Design cordic_dds, start of the top module:
module cordic_dds # (
   parameter DW = 16,                
   parameter PIPE_DEPTH = 14,        
   parameter limP = 16'h4dba         
)
( 
   sin_o, cos_o, err_o,
   clk, phase_i
);
For scale: roughly 7500 cells after synthesis, about 720 flip-flops, roughly 68 I/O pins.
==> flow/config.mk <==
export PLATFORM = sky130hd
export DESIGN_NAME = cordic_dds
export DESIGN_NICKNAME = cordic_dds
export VERILOG_FILES = /design/flow/design.v
export SDC_FILE = /design/flow/constraint.sdc
export NUM_CORES = 4
export LEC_CHECK = 0
export ABC_AREA = 1
export CAP_MARGIN = 0
export CELL_PAD_IN_SITES_DETAIL_PLACEMENT = 2
export CORE_MARGIN = 9
export CORE_UTILIZATION = 31
export CTS_CLUSTER_DIAMETER = 232
export CTS_CLUSTER_SIZE = 23
export GPL_ROUTABILITY_DRIVEN = 0
export GPL_TIMING_DRIVEN = 0
export HOLD_SLACK_MARGIN = 0.08
export MIN_ROUTING_LAYER = met1
export PLACE_DENSITY_LB_ADDON = 0.27
export SETUP_SLACK_MARGIN = 0.04
export SLEW_MARGIN = 40
export TNS_END_PERCENT = 10
==> flow/constraint.sdc <==
create_clock -name core_clock -period 7.0 [get_ports {clk}]
set_input_delay 1.4000 -clock core_clock [delete_from_list [all_inputs] [get_ports {clk}]]
set_output_delay 1.4000 -clock core_clock [all_outputs]
set_load 0.01 [all_outputs]
run.sh (not shown) runs the stock make flow with config.mk's settings and CLKGATE_MAP_FILE=.
Rerun with:
Settings changed: ABC_AREA 1 to not set, CAP_MARGIN 0 to 20, CELL_PAD_IN_SITES_DETAIL_PLACEMENT 2 to not set, CORE_MARGIN 9 to 2, CORE_UTILIZATION 31 to 71, GPL_ROUTABILITY_DRIVEN 0 to 1, GPL_TIMING_DRIVEN 0 to 1, HOLD_SLACK_MARGIN 0.08 to not set, MIN_ROUTING_LAYER met1 to not set, PLACE_DENSITY_LB_ADDON 0.27 to 0.26, SETUP_SLACK_MARGIN 0.04 to 0.45, SLEW_MARGIN 40 to 20.
Clock period 7.0 ns to 3.87 ns, I/O delays scaled along.
What happened: Die size shrinks by well over a third; global-route usage grows by 5.5 points; cell count shrinks by well over a third; setup slack gets worse by 2.9 ns.
Rerun with:
Settings changed: ABC_AREA set to 1, CORE_UTILIZATION 71 to 72, CTS_CLUSTER_SIZE 23 to 14, PLACE_DENSITY_LB_ADDON 0.26 to not set, SETUP_SLACK_MARGIN 0.45 to -0.12, TNS_END_PERCENT 10 to 65.
Clock period 3.87 ns to 2.22 ns, I/O delays scaled along.
Result: This time the run ended with an error in 5_1_grt, error GRT-0232. Area after synthesis went up by about a fifth. Die size came out higher by about a fifth. Synthesized cell count rose by well over a third.
Rerun with:
Settings changed: CELL_PAD_IN_SITES_GLOBAL_PLACEMENT set to 1, CORE_UTILIZATION 72 to 40, CTS_CLUSTER_DIAMETER 232 to not set, CTS_CLUSTER_SIZE 14 to not set, GPL_ROUTABILITY_DRIVEN 1 to not set, GPL_TIMING_DRIVEN 1 to not set, SETUP_SLACK_MARGIN -0.12 to not set, TNS_END_PERCENT 65 to not set.
Clock period 2.22 ns to 5.0 ns, I/O delays scaled along.
With this change the flow ran to the end with no violations.
Synthesized area is unchanged.
Synthesized cell count stays the same.
Die area goes up by 79%.
Rerun with:
Settings changed: ABC_AREA 1 to not set, CELL_PAD_IN_SITES_GLOBAL_PLACEMENT 1 to not set, CORE_UTILIZATION 40 to 72, CTS_CLUSTER_SIZE set to 34.
Clock period 5.0 ns to 3.09 ns, I/O delays scaled along.
The changed run ran to the end with violations: negative setup slack.
Count of clock-buffer cells in the layout is higher by 3.
Die area is lower by about 50%.
Worst setup slack degrades by 1.7 ns.
Design area is lower by 9.0%.
Utilization is higher by 41 points.

Setup of build 35:
cordic_dds again, from the RTL that the note above started with.
==> flow/design.v (excerpt) <==
module cordic_dds # (
   parameter DW = 16,                
   parameter PIPE_DEPTH = 14,        
   parameter limP = 16'h4dba         
)
( 
   sin_o, cos_o, err_o,
   clk, phase_i
);
==> flow/config.mk <==
export PLATFORM = sky130hd
export DESIGN_NAME = cordic_dds
export DESIGN_NICKNAME = cordic_dds
export VERILOG_FILES = /design/flow/design.v
export SDC_FILE = /design/flow/constraint.sdc
export NUM_CORES = 4
export LEC_CHECK = 0
export ABC_AREA = 1
export CAP_MARGIN = 20
export CORE_MARGIN = 2
export CORE_UTILIZATION = 72
export CTS_CLUSTER_DIAMETER = 232
export CTS_CLUSTER_SIZE = 14
export GPL_ROUTABILITY_DRIVEN = 1
export GPL_TIMING_DRIVEN = 1
export PLACE_DENSITY_LB_ADDON = 0.26
export SETUP_SLACK_MARGIN = 0.66
export SLEW_MARGIN = 20
export TNS_END_PERCENT = 65
==> flow/constraint.sdc <==
create_clock -name core_clock -period 2.22 [get_ports {clk}]
set_input_delay 0.4440 -clock core_clock [delete_from_list [all_inputs] [get_ports {clk}]]
set_output_delay 0.4440 -clock core_clock [all_outputs]
set_load 0.01 [all_outputs]
Build 35 failed in global routing with DPL-0038.
### build 35 -> build 77
Settings: CTS_CLUSTER_DIAMETER now 209, was 232; GPL_TIMING_DRIVEN no longer set, was 1; GPL_ROUTABILITY_DRIVEN no longer set, was 1; PLACE_DENSITY_LB_ADDON no longer set, was 0.26; SETUP_SLACK_MARGIN no longer set, was 0.66; TNS_END_PERCENT no longer set, was 65; CTS_CLUSTER_SIZE now 34, was 14; the clock period (ns, I/O delays scaled along) now 2.31, was 2.22.
[summary]
In the metrics for build 77 and build 35, the one carrying the higher post-CTS setup repair buffer count is build 35. Comparing build 35 with build 77, the synthesized area came out essentially unchanged. The deepest level of the CTS H-tree in build 77 was lower than what build 35 gave. Build 77 did not finish: a tool error stopped it during global routing. Taking build 35 as the reference, in build 77 setup slack after placement has increased; number of distinct library cells after synthesis has remained practically unchanged. Placed instance count came out lower on build 77 than on build 35.
For build 57, these inputs were changed with respect to build 77:
Settings: ABC_AREA no longer set, was 1; CORE_UTILIZATION now 62, was 72; CTS_CLUSTER_DIAMETER no longer set, was 209; CTS_CLUSTER_SIZE no longer set, was 34; the clock period (ns, I/O delays scaled along) now 4.0, was 2.31.
Findings:
Build 57 finished all stages; the layout is clean. Between build 57 and build 77, it is build 57 whose number of nets at floorplan is lower, by 2619. In the reports for build 77 and build 57, the larger number of instances in the synthesized netlist belongs to build 77. The higher simple-gate share of the synthesized area of build 77 and build 57 is in build 77. NOTE area of the die build 77->build 57 decreased slightly.

The RTL this note starts from:
==> flow/design.v <==
module cordic_dds # (
   parameter DW = 16,                
   parameter PIPE_DEPTH = 14,        
   parameter limP = 16'h4dba         
)
( 
   sin_o, cos_o, err_o,
   clk, phase_i
);
   input             clk;
   input [DW-1:0]    phase_i;        
   output [DW:0]     sin_o, cos_o;   
   output [DW:0]     err_o;          
   reg [DW:0] cos_r, sin_o_r;
   reg [DW:0] x[PIPE_DEPTH:0];
   reg [DW:0] y[PIPE_DEPTH:0];
   reg [DW:0] z[PIPE_DEPTH:0];
   reg [1:0] quadrant [PIPE_DEPTH:0];
   wire [DW:0] atan_rom[PIPE_DEPTH:0];
   assign atan_rom[0] = 8189;
   assign atan_rom[1] = 4834;
   assign atan_rom[2] = 2554;
   assign atan_rom[3] = 1296;
   assign atan_rom[4] = 650;
   assign atan_rom[5] = 325;
   assign atan_rom[6] = 162;
   assign atan_rom[7] = 81;
   assign atan_rom[8] = 40;
   assign atan_rom[9] = 20;
   assign atan_rom[10] = 10;
   assign atan_rom[11] = 5;
   assign atan_rom[12] = 2;
   assign atan_rom[13] = 1;
   assign atan_rom[14] = 0;
   always @ (posedge clk) begin  
      x[0] <= {1'b0, limP};
      y[0] <= 0;
      z[0] <= {3'b0, phase_i[DW-1-2:0]};  
   end
   always @ (posedge clk) begin  
      x[1] <= x[0] - y[0];
      y[1] <= x[0] + y[0];
      z[1] <= z[0] - atan_rom[0];  
   end
   generate
      genvar k;
      for(k=1; k<PIPE_DEPTH; k=k+1) begin
         always @ (posedge clk) begin
            if (z[k][DW]) begin  
               x[k+1] <= x[k] + {{k{y[k][DW]}},y[k][DW:k]};  
               y[k+1] <= y[k] - {{k{x[k][DW]}},x[k][DW:k]};  
               z[k+1] <= z[k] + atan_rom[k];
            end else begin
               x[k+1] <= x[k] - {{k{y[k][DW]}},y[k][DW:k]};
               y[k+1] <= y[k] + {{k{x[k][DW]}},x[k][DW:k]};
               z[k+1] <= z[k] - atan_rom[k];
            end
         end
      end
   endgenerate
   always @ (posedge clk) begin
      quadrant[0] <= phase_i[DW-1:DW-2];
   end
   generate
      genvar j;
      for(j=0; j<PIPE_DEPTH; j=j+1) begin
         always @ (posedge clk) begin
            quadrant[j+1] <= quadrant[j];
         end
      end
   endgenerate
   always @ (posedge clk)
      case(quadrant[PIPE_DEPTH])
         2'b00: begin
            cos_r <= x[PIPE_DEPTH];  
            sin_o_r <= y[PIPE_DEPTH];  
         end
         2'b01: begin
            cos_r <= ~(y[PIPE_DEPTH]) + 1'b1;  
            sin_o_r <= x[PIPE_DEPTH];  
         end
         2'b10: begin
            cos_r <= ~(x[PIPE_DEPTH]) + 1'b1;  
            sin_o_r <= ~(y[PIPE_DEPTH]) + 1'b1;  
         end
         2'b11: begin
            cos_r <= y[PIPE_DEPTH];  
            sin_o_r <= ~(x[PIPE_DEPTH]) + 1'b1;  
         end
      endcase
   assign cos_o = cos_r;
   assign sin_o = sin_o_r;
   assign err_o = z[PIPE_DEPTH];
endmodule
clock: 4.05 ns
lec_check: 0
cap_margin: 20
core_margin: 2
core_utilization: 70
cts_cluster_diameter: 232
cts_cluster_size: 12
gpl_routability_driven: 0
gpl_timing_driven: 1
place_density_lb_addon: 0.26
setup_slack_margin: 0.45
slew_margin: 20
tns_end_percent: 65
==> next run, changes <==
CORE_UTILIZATION = 65   (was 70)
CTS_CLUSTER_DIAMETER = 31   (was 232)
CTS_CLUSTER_SIZE = unset   (was 12)
GPL_ROUTABILITY_DRIVEN = unset   (was 0)
GPL_TIMING_DRIVEN = unset   (was 1)
MAX_ROUTING_LAYER = met4   (was unset)
PLACE_DENSITY_LB_ADDON = unset   (was 0.26)
SETUP_SLACK_MARGIN = 0.77   (was 0.45)
TNS_END_PERCENT = unset   (was 65)
clock period = 2.94 ns   (was 4.05 ns; I/O delays follow)
What happened:
- Now the flow finished but fails on setup timing
- fmax increases by about 6%
- routed wire length increases by about 40%
- via count increases by about 16%
- worst setup slack got worse by 0.92 ns
- utilization increases by 13 points
- first-iteration DRC count increases by about 35%
==> next run, changes <==
ABC_AREA = 1   (was unset)
CORE_UTILIZATION = 72   (was 65)
CTS_CLUSTER_DIAMETER = unset   (was 31)
CTS_CLUSTER_SIZE = 37   (was unset)
MAX_ROUTING_LAYER = unset   (was met4)
SETUP_SLACK_MARGIN = unset   (was 0.77)
clock period = 2.74 ns   (was 2.94 ns; I/O delays follow)
Effect:
- With this change the flow completed with no timing, DRC or antenna violations
- final area decreases by a few percent
- worst setup slack improves by 0.47 ns
- worst hold slack improves by 0.020 ns
- sequential cell count does not change
- synthesized cell count increases by well over a third
- synthesized area increases by about a fifth
- first-iteration DRC count increases by well over a third
- critical path depth decreases by 1
==> next run, changes <==
PLACE_DENSITY_LB_ADDON = 0.04   (was unset)
SETUP_SLACK_MARGIN = 0.65   (was unset)
clock period = 2.23 ns   (was 2.74 ns; I/O delays follow)
Now the flow aborted during global routing (5_1_grt).
Synthesized area stays the same.
Synthesized cell count is unchanged.
Die area does not change.
==> next run, changes <==
CAP_MARGIN = 10   (was 20)
CORE_UTILIZATION = 71   (was 72)
CTS_CLUSTER_DIAMETER = 256   (was unset)
CTS_CLUSTER_SIZE = unset   (was 37)
PLACE_DENSITY_LB_ADDON = unset   (was 0.04)
SETUP_SLACK_MARGIN = unset   (was 0.65)
clock period = 2.69 ns   (was 2.23 ns; I/O delays follow)
Effect:
- Now the flow produced a clean layout
- area after synthesis does not change
- die size goes up slightly
- synthesized cell count is unchanged

## oak
// cordic_dds: RTL as listed in full above, without the edits since
Settings: LEC_CHECK=0, ABC_AREA=1, CAP_MARGIN=10, CORE_MARGIN=2, CORE_UTILIZATION=72, CTS_CLUSTER_DIAMETER=364, CTS_CLUSTER_SIZE=37, SLEW_MARGIN=20; clock period 2.26 ns.
Seen in the log of oak: GRT-0232 during global routing, after which the run never completed.
For pine, these inputs were changed with respect to oak:
- CORE_UTILIZATION changed from 72 to 40
- ABC_AREA removed (was 1)
- CTS_CLUSTER_SIZE removed (was 37)
- CTS_CLUSTER_DIAMETER removed (was 364)
- CAP_MARGIN changed from 10 to 20
- the clock period (ns, I/O delays scaled along) changed from 2.26 to 2.67
[summary]
Final checks on pine, whose flow otherwise completed, came back failing, citing negative setup slack. HPWL reported at the end of detailed placement of pine falls short of that of oak by more than a quarter. Side by side, routability congestion estimate from global placement turned out lower in pine than in oak. pine: number of buffers inserted by post-CTS setup repair is 67 higher than what oak reported. Looking only at post-synthesis share of cell area spent on and, or, nand and nor gates, and setting everything else aside, the lower value of oak and pine goes to pine. pine vs oak — number of instances in the placed design dropped 1796.
Changes in birch relative to pine:
- swapping 2.67 for 4.0 in the clock period (ns, I/O delays scaled along)
[summary]
Looking at capturing element of the worst setup path, the x[5][15] result is from birch; the x[10][13] one comes from pine. birch and pine: one clean run, birch; the rest did not finish clean. [compare] base=pine new=birch: worst setup slack now sits higher, final cell count now sits lower, maximum frequency now sits lower.

Setup of red:
// cordic_dds: RTL as listed in full above, without the edits since
Settings: LEC_CHECK=0, CAP_MARGIN=35, CELL_PAD_IN_SITES_GLOBAL_PLACEMENT=1, CORE_ASPECT_RATIO=1.11, CORE_MARGIN=5, CORE_UTILIZATION=40, GPL_ROUTABILITY_DRIVEN=0, HOLD_SLACK_MARGIN=0.22, MAX_ROUTING_LAYER=met4, MIN_ROUTING_LAYER=met2, PLACE_DENSITY_LB_ADDON=0.21, SETUP_SLACK_MARGIN=0.53, SLEW_MARGIN=30; clock period 3.65 ns.
The final report for red shows a completed flow and a layout that fails verification, specifically design-rule violations.
The inputs of blue differ from those of red as listed below.
==> flow/config.mk <==
export PLATFORM = sky130hd
export DESIGN_NAME = cordic_dds
export DESIGN_NICKNAME = cordic_dds
export VERILOG_FILES = /design/flow/design.v
export SDC_FILE = /design/flow/constraint.sdc
export NUM_CORES = 4
export LEC_CHECK = 0
export ABC_AREA = 0
export CAP_MARGIN = 25
export CELL_PAD_IN_SITES_GLOBAL_PLACEMENT = 1
export CORE_MARGIN = 2
export CORE_UTILIZATION = 39
export CTS_CLUSTER_DIAMETER = 217
export HOLD_SLACK_MARGIN = 0.16
export SLEW_MARGIN = 20
==> flow/constraint.sdc <==
create_clock -name core_clock -period 5.0 [get_ports {clk}]
set_input_delay 1.0000 -clock core_clock [delete_from_list [all_inputs] [get_ports {clk}]]
set_output_delay 1.0000 -clock core_clock [all_outputs]
set_load 0.01 [all_outputs]
==> comparison <==
blue has completed all stages; timing, DRC and antenna checks passed. Although red finished all stages, its layout failed final checks on design-rule violations. Reported for red and blue, total congestion overflow turned out identical to the last digit. red reports its capturing instance or port of the critical path as x[10][13] while blue reports y[5][16]. The final area in red is 1.07 times that in blue. Die outline width, blue vs red: up by a few percent. blue ended up with x[4][4] as its launching instance or port of the critical path; red ended up with y[9][14]. Compared with red, blue shows a lower average wire length per cell after detail routing. [blue] post-route fraction of the period consumed by the critical path fell 16 points relative to red. red → blue: total number of placement rows went down; insertion delay at the late pin of the worst-skew pair went up; minimum clock period after layout went up.
--- input diff blue..green ---
==> flow/config.mk <==
export PLATFORM = sky130hd
export DESIGN_NAME = cordic_dds
export DESIGN_NICKNAME = cordic_dds
export VERILOG_FILES = /design/flow/design.v
export SDC_FILE = /design/flow/constraint.sdc
export NUM_CORES = 4
export LEC_CHECK = 0
export CAP_MARGIN = 20
export CORE_MARGIN = 2
export CORE_UTILIZATION = 61
export SETUP_SLACK_MARGIN = 0.98
export SLEW_MARGIN = 20
==> flow/constraint.sdc <==
create_clock -name core_clock -period 3.69 [get_ports {clk}]
set_input_delay 0.7380 -clock core_clock [delete_from_list [all_inputs] [get_ports {clk}]]
set_output_delay 0.7380 -clock core_clock [all_outputs]
set_load 0.01 [all_outputs]
==> comparison <==
- green against blue: number of top-level pins shows no meaningful change, delay contributed by the slowest stage of the critical path shows a reduction of 270 ps, number of signal-net buffers in the layout shows an increase of about 500%, first-iteration DRC count shows an increase of about 43%.
- green -> blue: total of hold buffers inserted after clock tree synthesis delta 0, exact match
- blue has lower met3 wire length than green.
- Data required time of the critical path: green vs blue down 1320 ps
- Relative to blue, post-layout minimum cycle time has decreased by 620 ps in green.
Input-level comparison between orange and green:
-- flow/config.mk --
<<< green, line 7
export LEC_CHECK = 0
export CAP_MARGIN = 20
export CORE_MARGIN = 2
export CORE_UTILIZATION = 61
export SETUP_SLACK_MARGIN = 0.98
export SLEW_MARGIN = 20
>>> orange, line 7
export LEC_CHECK = 0
export ABC_AREA = 1
export CAP_MARGIN = 10
export CORE_MARGIN = 2
export CORE_UTILIZATION = 71
export CTS_CLUSTER_DIAMETER = 256
export CTS_CLUSTER_SIZE = 22
export SETUP_SLACK_MARGIN = 0.68
export SLEW_MARGIN = 20
==> flow/constraint.sdc <==
create_clock -name core_clock -period 2.69 [get_ports {clk}]
set_input_delay 0.5380 -clock core_clock [delete_from_list [all_inputs] [get_ports {clk}]]
set_output_delay 0.5380 -clock core_clock [all_outputs]
set_load 0.01 [all_outputs]
[summary]
Synthesized netlist net count (higher): orange
orange against green: horizontal die dimension rose by about 0.4%, xor-xnor portion of the synthesized cell area down 5.1 points, CTS H-tree depth decreased 1, adder-cell share of the synthesized area dropped 2.8 points, multiplexer fraction of the synthesized cell area -1.1 points.
Taking orange as 1.0, green lands at 0.852 on cell area after synthesis.
Run status, orange: aborted in 5_1_grt, error GRT-0232
green went all the way through the flow, and no timing, DRC or antenna check failed.
Cell count after synthesis of orange exceeds that of green by more than half.
Measured against each other, orange and green differ in placed cell count, the lower figure coming from green.
### orange -> purple
-- flow/config.mk --
<<< orange, line 12
export CTS_CLUSTER_DIAMETER = 256
export CTS_CLUSTER_SIZE = 22
export SETUP_SLACK_MARGIN = 0.68
export SLEW_MARGIN = 20
>>> purple, line 12
export CTS_CLUSTER_DIAMETER = 256
export PLACE_DENSITY_LB_ADDON = 0.2
export SETUP_SLACK_MARGIN = 0.75
export SLEW_MARGIN = 20
==> results <==
[purple] buffers inserted during post-CTS setup optimization rose 53 relative to orange
purple | ERROR | 5_1_grt
The detailed placer's ending HPWL reported for purple is greater than that of orange by about 1.2%.
Depth of the CTS H-tree was lower in the run labelled orange.
Routability congestion estimate went down by a few percent going from orange to purple.
Comparing purple against orange, there is no change at all in part of the Yosys area used for sequential elements.
Across both runs, post-placement worst setup slack was higher for purple than for orange.
As of purple, number of instances resized during post-cts repair had risen by more than 10% compared to orange.
Clock buffer count from CTS in purple vs orange: up about 100%
